Setup of job 4041:
Design USER_PRJ1, start of the top module:
module USER_PRJ1 #( parameter pADDR_WIDTH   = 12,
                   parameter pDATA_WIDTH   = 32
                 )
(
  output wire                        awready,
  output wire                        arready,
  output wire                        wready,
  output wire                        rvalid,
  output wire  [(pDATA_WIDTH-1) : 0] rdata,
  input  wire                        awvalid,
  input  wire                [11: 0] awaddr,
  input  wire                        arvalid,
  input  wire                [11: 0] araddr,
  input  wire                        wvalid,
  input  wire  [(pDATA_WIDTH-1) : 0] wdata,
  input  wire                        rready,
  input  wire                        ss_tvalid,
  input  wire  [(pDATA_WIDTH-1) : 0] ss_tdata,
  input  wire                        sm_tready,
  output wire                        ss_tready,
  output wire                        sm_tvalid,
  output wire  [(pDATA_WIDTH-1) : 0] sm_tdata,
  input  wire                        axi_clk,
  input  wire                        axi_reset_n
);
wire [3:0]  tap_WE;
wire        tap_EN;
wire [11:0] tap_A;
wire [31:0] tap_Di, tap_Do;
bram11 tap_ram(
    .clk(axi_clk),
    .we(|tap_WE),
    .re(tap_EN),
    .waddr(tap_A),
  ...
Size: about 5,600 cells after synthesis, roughly 850 flip-flops, about 170 I/O pins, roughly 52,000 um2 of cells after synthesis.
clock: 5.78 ns
lec_check: 0
abc_area: 1
cap_margin: 20
core_margin: 2
core_utilization: 51
slew_margin: 20
tns_end_percent: 10
run.sh (not shown) runs the stock make flow with config.mk's settings and CLKGATE_MAP_FILE=.
Job 4041 ran in full, but the layout does not pass; the checks complain about negative setup slack.
--- input diff job 4041..job 6437 ---
- removing ABC_AREA (formerly 1)
- setting SETUP_SLACK_MARGIN to 1.69 for the first time
- removing TNS_END_PERCENT (formerly 10)
- changing CORE_UTILIZATION from 51 to 56
- changing the clock period (ns, I/O delays scaled along) from 5.78 to 6.36
Results
- [flow] job 6437 | stages: complete | final checks: fail | reason: negative setup slack
- Layout sequential cell count of job 4041 is on par with job 6437.
- The share of the core filled with cells in job 6437 sits 6.8 points above the value recorded for job 4041.
- Sequential share of cell area, job 6437 and job 4041: larger value in job 6437
- Changes observed in job 6437 relative to job 4041: adder-cell area share of the yosys netlist now sits higher, post-layout period usage of the worst path lost 2.0 points.
What job 9837 does differently from job 6437 at the input level:
- CORE_UTILIZATION changed from 56 to 72
- SETUP_SLACK_MARGIN changed from 1.69 to 1.14
- PLACE_DENSITY newly set to 0.65
- the clock period (ns, I/O delays scaled along) changed from 6.36 to 6.44
==> results <==
No crash in job 9837: every stage finished, but the layout fails its final checks due to negative setup slack. Compared to job 6437, job 9837 has worst-case setup margin in the final layout 0.12 ns higher. Job 9837 vs job 6437: global-route usage over all layers up in job 9837. Job 9837 ended up with fa_1 as its slowest cell on the critical path; job 6437 ended up with fa_2. First-pass GRT wire length on job 9837 is behind job 6437. The timing startpoint of the critical path comes out tap_ram.rdo[4]$_DFF_P_ in one run and tap_ram.rdo[0]$_DFF_P_ in the other, namely in job 6437 and job 9837 respectively. Going from job 6437 to job 9837, the global-route met1 utilization was found to have gone up by 8.2 points.
Changes in job 1676 relative to job 9837:
- SETUP_SLACK_MARGIN: 1.14 -> unset
- PLACE_DENSITY: 0.65 -> unset
- the clock period (ns, I/O delays scaled along): 6.44 -> 6.84
## What came out
- Every stage of job 1676 finished as expected; the final checks, on the other hand, flagged negative setup slack, which means the layout fails.
- There was hardly any difference in sequential standard cell area between job 1676 and job 9837.
- First-iteration DRC count on job 1676 is ahead of job 9837.
- Comparing job 9837 against job 1676, there is no change at all in total of hold buffers inserted after clock tree synthesis.
- Compared with job 9837, in job 1676 layout clock buffer count saw a decrease; share of the core filled with cells saw a decrease; clock period minus worst slack saw an increase; final period utilization went down 5.3 points.
- Job 1676: critical path depth lower than job 9837
- Looking at final area across both flows, job 1676 is the stronger of the two, with job 9837 trailing.
- Clock-pin slew of the registers on the worst-case setup and hold paths: job 9837 vs job 1676, no meaningful difference
- The first-pass GRT wire length in job 1676 sits 8800 um below the value recorded for job 9837.
Setup changes, job 1676 to job 8470
- putting PLACE_DENSITY at 0.4 where nothing was set
- swapping 6.84 for 5.61 in the clock period (ns, I/O delays scaled along)
--- outcome ---
- [diff] post-layout instance area, job 8470 relative to job 1676: regression
- A startpoint of the worst setup timing path of data_ram.rdo[11]$_DFF_P_ is what job 8470 shows, while data_ram.rdo[10]$_DFF_P_ belongs to job 1676.
- Non-clock buffer count (lower): job 1676
- Sort job 8470 and job 1676 by register fraction of the total cell area, ascending, and job 8470 comes first.
- None of the runs job 8470 and job 1676 ends with a clean layout.
- Final critical-path setup slack in job 8470 vs job 1676: down 1.21 ns
Changes in job 7069 relative to job 8470:
- CORE_UTILIZATION: 72 -> 40
- PLACE_DENSITY: 0.4 -> unset
- the clock period (ns, I/O delays scaled along): 5.61 -> 8.59
==> comparison <==
Summary of the comparison: post-detailed-route wirelength per cell is lower in job 7069, relative to job 8470.
Compare job 8470 and job 7069 | slew at the pin with the worst max-slew slack lower: job 8470
Lower final count of negative-setup-slack endpoints was reported by job 7069, not job 8470.
Job 7069: no failed stages, no open violations at the end
Count of clock-buffer cells in the layout of job 7069 exceeds that of job 8470 by a few percent.

========
USER_PRJ1 again, from the RTL that the note above started with.
clock: 6.4 ns
lec_check: 0
cap_margin: 5
core_margin: 2
core_utilization: 72
cts_cluster_size: 42
place_density: 0.67
setup_slack_margin: 0.54
slew_margin: 20
The baseline completed, yet does not pass: negative setup slack.
Rerun with:
--- a/flow/config.mk
+++ b/flow/config.mk
@@ -7,8 +7,8 @@
 export LEC_CHECK = 0
-export CAP_MARGIN = 5
+export CAP_MARGIN = 20
 export CORE_MARGIN = 2
 export CORE_UTILIZATION = 72
-export CTS_CLUSTER_SIZE = 42
-export PLACE_DENSITY = 0.67
-export SETUP_SLACK_MARGIN = 0.54
+export CTS_CLUSTER_SIZE = 43
+export PLACE_DENSITY = 0.66
+export SETUP_SLACK_MARGIN = 1.72
 export SLEW_MARGIN = 20
==> flow/constraint.sdc (replaced) <==
create_clock -name core_clock -period 5.99 [get_ports {axi_clk}]
set_input_delay 1.1980 -clock core_clock [delete_from_list [all_inputs] [get_ports {axi_clk}]]
set_output_delay 1.1980 -clock core_clock [all_outputs]
set_load 0.01 [all_outputs]
After rerunning:
- The new run ran to the end with violations: negative setup slack
- final cell count came out higher slightly
- hold slack degrades by 0.032 ns
Rerun with:
--- a/flow/config.mk
+++ b/flow/config.mk
@@ -7,2 +7,3 @@
 export LEC_CHECK = 0
+export ABC_AREA = 1
 export CAP_MARGIN = 20
@@ -10,5 +11,4 @@
 export CORE_UTILIZATION = 72
-export CTS_CLUSTER_SIZE = 43
-export PLACE_DENSITY = 0.66
-export SETUP_SLACK_MARGIN = 1.72
+export PLACE_DENSITY = 0.4
 export SLEW_MARGIN = 20
+export TNS_END_PERCENT = 5
==> flow/constraint.sdc (replaced) <==
create_clock -name core_clock -period 4.77 [get_ports {axi_clk}]
set_input_delay 0.9540 -clock core_clock [delete_from_list [all_inputs] [get_ports {axi_clk}]]
set_output_delay 0.9540 -clock core_clock [all_outputs]
set_load 0.01 [all_outputs]
What happened: The changed run finished but fails on negative setup slack. Core utilization went down by 1.5 points. Cell count went up by 28%. Sequential share of layout area went down by 1.2 points.
Rerun with:
--- a/flow/config.mk
+++ b/flow/config.mk
@@ -7,8 +7,5 @@
 export LEC_CHECK = 0
-export ABC_AREA = 1
 export CAP_MARGIN = 20
 export CORE_MARGIN = 2
-export CORE_UTILIZATION = 72
-export PLACE_DENSITY = 0.4
+export CORE_UTILIZATION = 31
 export SLEW_MARGIN = 20
-export TNS_END_PERCENT = 5
==> flow/constraint.sdc (replaced) <==
create_clock -name core_clock -period 8.59 [get_ports {axi_clk}]
set_input_delay 1.7180 -clock core_clock [delete_from_list [all_inputs] [get_ports {axi_clk}]]
set_output_delay 1.7180 -clock core_clock [all_outputs]
set_load 0.01 [all_outputs]
After rerunning: The changed run passed the timing, design-rule and antenna checks; first-iteration DRC count decreases by about 56%; via count is lower by 26%; register-to-register slack gets better by 2.3 ns; final area is lower by 7.1%; utilization shrinks by 50 points; setup slack improves by 2.3 ns; routed wire length fell by 13%.

========
== run A ==
Starting RTL as in the previous note.
Design USER_PRJ1, start of the top module:
module USER_PRJ1 #( parameter pADDR_WIDTH   = 12,
                   parameter pDATA_WIDTH   = 32
                 )
(
  output wire                        awready,
  output wire                        arready,
  output wire                        wready,
  output wire                        rvalid,
  output wire  [(pDATA_WIDTH-1) : 0] rdata,
  input  wire                        awvalid,
  input  wire                [11: 0] awaddr,
  input  wire                        arvalid,
  input  wire                [11: 0] araddr,
  input  wire                        wvalid,
  input  wire  [(pDATA_WIDTH-1) : 0] wdata,
  input  wire                        rready,
  input  wire                        ss_tvalid,
  input  wire  [(pDATA_WIDTH-1) : 0] ss_tdata,
  input  wire                        sm_tready,
  output wire                        ss_tready,
  output wire                        sm_tvalid,
  output wire  [(pDATA_WIDTH-1) : 0] sm_tdata,
  input  wire                        axi_clk,
  input  wire                        axi_reset_n
);
wire [3:0]  tap_WE;
wire        tap_EN;
wire [11:0] tap_A;
wire [31:0] tap_Di, tap_Do;
bram11 tap_ram(
    .clk(axi_clk),
    .we(|tap_WE),
    .re(tap_EN),
    .waddr(tap_A),
    .raddr(tap_A),
    .wdi(tap_Di),
    .rdo(tap_Do)
);
wire [3:0]  data_WE;
wire        data_EN;
wire [11:0] data_A;
wire [31:0] data_Di, data_Do;
bram11 data_ram(
    .clk(axi_clk),
    .we(|data_WE),
    .re(data_EN),
    .waddr(data_A),
    .raddr(data_A),
    .wdi(data_Di),
    .rdo(data_Do)
);
fir inst_fir(
    .awready(awready),
    .wready(wready),
    .awvalid(awvalid),
    .awaddr(awaddr),
    .wvalid(wvalid),
    .wdata(wdata),
    .arready(arready),
    .rready(rready),
    .arvalid(arvalid),
    .araddr(araddr),
    .rvalid(rvalid),
    .rdata(rdata),    
    .ss_tvalid(ss_tvalid), 
    .ss_tdata(ss_tdata), 
    .ss_tlast(1'b0),
    .ss_tready(ss_tready), 
  ...
make LEC_CHECK=0 ABC_AREA=1 CAP_MARGIN=5 CELL_PAD_IN_SITES_DETAIL_PLACEMENT=1 CELL_PAD_IN_SITES_GLOBAL_PLACEMENT=0 CORE_MARGIN=9 CORE_UTILIZATION=30 CTS_CLUSTER_DIAMETER=82 CTS_CLUSTER_SIZE=20 GPL_ROUTABILITY_DRIVEN=0 GPL_TIMING_DRIVEN=0 MAX_ROUTING_LAYER=met5 MIN_ROUTING_LAYER=met2 PLACE_DENSITY_LB_ADDON=0.15 SETUP_SLACK_MARGIN=-0.38 SLEW_MARGIN=15 TNS_END_PERCENT=10 finish   # period 6.28 ns
Completing all stages was not enough for run A: its layout failed the final checks because of setup timing.
[inputs] run B vs run A
Settings: CORE_MARGIN now 3, was 9; MAX_ROUTING_LAYER now met4, was met5; the clock period (ns, I/O delays scaled along) now 9.14, was 6.28.
## What came out
- Diff run A -> run B | total track usage | increase of 2.9 points
- Going from run A to run B, number of buffers inserted during clock tree synthesis now larger; actual slew at the worst max-slew pin now larger.
- Final checks on run A, whose flow otherwise completed, came back failing, citing setup timing.
- Run B: all stages done; final checks FAILED (setup timing).
- Looking at hold slack across run A and run B, the one that comes out higher is run B.
- Max horizontal extent of the die across run A and run B: run A
- As far as detailed-route DRC error count goes, run A and run B are indistinguishable; the numbers are identical.
- Number of setup violations in the final report in run B vs run A: down 18
- Going from run A to run B, number of clock buffers in the layout shrank by a few percent.
- Compare run A and run B | flop-to-flop setup slack lower: run A
diff inputs: run B => run C
Settings: MAX_ROUTING_LAYER: met4 -> met5; CTS_CLUSTER_DIAMETER: 82 -> unset; CELL_PAD_IN_SITES_GLOBAL_PLACEMENT: 0 -> 2; ABC_AREA: 1 -> unset; CORE_MARGIN: 3 -> 2; GPL_TIMING_DRIVEN: 0 -> unset; MIN_ROUTING_LAYER: met2 -> met1; SLEW_MARGIN: 15 -> 20; CAP_MARGIN: 5 -> 20; SETUP_SLACK_MARGIN: -0.38 -> unset; the clock period (ns, I/O delays scaled along): 9.14 -> 5.48.
## What came out
- Of run C and run B, not a single run came through the flow clean.
- Run C finished all stages; however, its layout fails the closing checks, the failures being setup timing.
- To summarise run B: no stage aborted, but the layout did not pass its checks, failing on setup timing.
- Run C — met3 track demand over resource 42 points lower, run B as reference
- In the flow results for run C and run B, the total setup buffers inserted after CTS is smaller on run B.
- The maximum clock frequency of run C is higher than that of run B.
- Sort run C and run B by total number of vias, descending, and run B comes first.
- inst_fir.res_r[31] as the capture point of the worst path was reported by run C, and inst_fir.res_r[30] by run B.
- Diff run B -> run C: area of the chip went down by about 6%, number of inserted diodes now sits lower, detailed placement HPWL now sits lower.
Modified inputs, run D compared to run C
Settings: a deleted MIN_ROUTING_LAYER that had been met1; a deleted GPL_ROUTABILITY_DRIVEN that had been 0; an added SETUP_SLACK_MARGIN of 2.82; a deleted CTS_CLUSTER_SIZE that had been 20; a deleted CELL_PAD_IN_SITES_GLOBAL_PLACEMENT that had been 2; a deleted MAX_ROUTING_LAYER that had been met5; a change of CORE_UTILIZATION from 30 to 56; a deleted TNS_END_PERCENT that had been 10; a deleted PLACE_DENSITY_LB_ADDON that had been 0.15; a deleted CELL_PAD_IN_SITES_DETAIL_PLACEMENT that had been 1; a change of the clock period (ns, I/O delays scaled along) from 5.48 to 10.2.
[summary]
Per the final summary, run D finished and its layout is clean on timing, DRC and antenna. Cmp run C and run D / number of buffers added by the clock tree synthesis step / lower: run D. In run D the maximum clock frequency turned out 3.2 MHz lower than in run C. Run C reports its cell type of the slowest stage on the worst timing path as fa_1 while run D reports fa_2. Compared with run C, vias after detailed routing in run D increased slightly. Run D reports a lower met1 routed wirelength after detailed routing than run C does.

========
== build 36 ==
USER_PRJ1 again, from the RTL that the note above started with.
Settings: LEC_CHECK=0, ABC_AREA=1, CAP_MARGIN=15, CELL_PAD_IN_SITES_GLOBAL_PLACEMENT=2, CORE_MARGIN=2, CORE_UTILIZATION=47, CTS_CLUSTER_SIZE=89, MAX_ROUTING_LAYER=met5, PLACE_DENSITY_LB_ADDON=0.1, SETUP_SLACK_MARGIN=1.46, SLEW_MARGIN=20, TNS_END_PERCENT=30; clock period 7.02 ns.
Build 36 ended with every stage complete and zero timing, DRC or antenna violations.
Changes in build 49 relative to build 36:
Settings: SETUP_SLACK_MARGIN removed (was 1.46); CTS_CLUSTER_SIZE changed from 89 to 44; CORE_UTILIZATION changed from 47 to 72; PLACE_DENSITY_LB_ADDON changed from 0.1 to 0.2; CAP_MARGIN changed from 15 to 20; MAX_ROUTING_LAYER removed (was met5); TNS_END_PERCENT removed (was 30); CELL_PAD_IN_SITES_GLOBAL_PLACEMENT removed (was 2); the clock period (ns, I/O delays scaled along) changed from 7.02 to 4.86.
[build 49] flow finished | final checks: failed | reasons: setup timing
Build 49 against build 36: largest net degree at the start of global routing fell about 0.6%, die span in x fell 64 um, final net count rose 2.3%, via count rose about 12%.
Inputs modified between build 49 and build 82:
Settings: clearing PLACE_DENSITY_LB_ADDON, which used to be 0.2; swapping 72 for 40 in CORE_UTILIZATION; clearing CTS_CLUSTER_SIZE, which used to be 44; clearing ABC_AREA, which used to be 1; swapping 4.86 for 9.0 in the clock period (ns, I/O delays scaled along).
[summary]
- Build 82: done, clean on timing, DRC and antenna
- Final checks on build 49, whose flow otherwise completed, came back failing, citing setup timing.
- Diff build 49 -> build 82: later-pin clock latency in the skew report decreased 0.02 ns.
- Across both runs, layout overhead on the synthesized area was lower for build 82 than for build 49.
- As far as area taken by flip-flops and latches is concerned, build 49 and build 82 perform about the same.
- ~same worst slew slack as a fraction of its limit in build 49 and build 82
- Compared to build 49, build 82 has global-route usage 21 points lower.
- Measured against build 82, the area reported by Yosys stat of build 49 comes out at 1.05 times the reference value.
- Going from build 49 to build 82, the sequential share of layout area was found to have gone up by 4.0 points.
#### Input delta (build 90 over build 82)
Settings: an added ABC_AREA of 1; an added CTS_CLUSTER_SIZE of 90; an added PLACE_DENSITY_LB_ADDON of 0.2; a change of CORE_UTILIZATION from 40 to 72; a change of the clock period (ns, I/O delays scaled along) from 9.0 to 4.77.
### Flow results
Comparing build 82 and build 90, the one run not ending clean was build 90. Complete run, failing final checks: build 90, reason setup timing. Count of buffers not belonging to the clock network in the layout sits higher in build 90 than in build 82. Build 82 reports its top metal layer carrying routed signals as met4 while build 90 reports met5.
### build 90 -> build 16
Settings: clearing PLACE_DENSITY_LB_ADDON, which used to be 0.2; putting PLACE_DENSITY at 0.36 where nothing was set; swapping 90 for 44 in CTS_CLUSTER_SIZE; swapping 1 for 0 in ABC_AREA; swapping 4.77 for 4.86 in the clock period (ns, I/O delays scaled along).
Results
- STATUS run=build 16 STAGES=ALL_DONE FINAL_CHECKS=FAILED CAUSE=setup timing
- On largest stage delay on the critical path, build 16 and build 90 are basically level.
- Diff build 90 -> build 16: total CTS buffers grew by 2; area fraction in compound gates has increased; sequential share of layout area rose 2.6 points.
- Relative to build 90, the inverter count of build 16 is lower by 50%.
- Compared to build 90, build 16 has buffer count from post-CTS setup fixing 23 lower.
- In build 16 relative to build 90, maximum frequency had gone down by a few percent.
Changes in build 17 relative to build 16:
Settings: a change of CTS_CLUSTER_SIZE from 44 to 42; a change of PLACE_DENSITY from 0.36 to 0.67; a deleted ABC_AREA that had been 0; an added SETUP_SLACK_MARGIN of -0.16; a change of the clock period (ns, I/O delays scaled along) from 4.86 to 6.4.
Findings:
Build 17 had finished all stages when the layout checks came back failing, citing setup timing. Comparing the two runs side by side, build 17 comes out ahead of build 16 on via count. [build 17] length of routed met2 wiring rose 1.1% relative to build 16. Non-clock buffer count: build 17 vs build 16 down 4.0%. [compare] base=build 16 new=build 17: horizontal die dimension saw little to no change, worst hold slack increased by 0.12 ns relative to the old numbers, worst clock skew went up 0.012 ns. Growth of design area from synthesis to finish | build 17 below build 16. Going from build 16 to build 17, worst setup margin saw an increase, final cycle utilization of the critical path moved down.
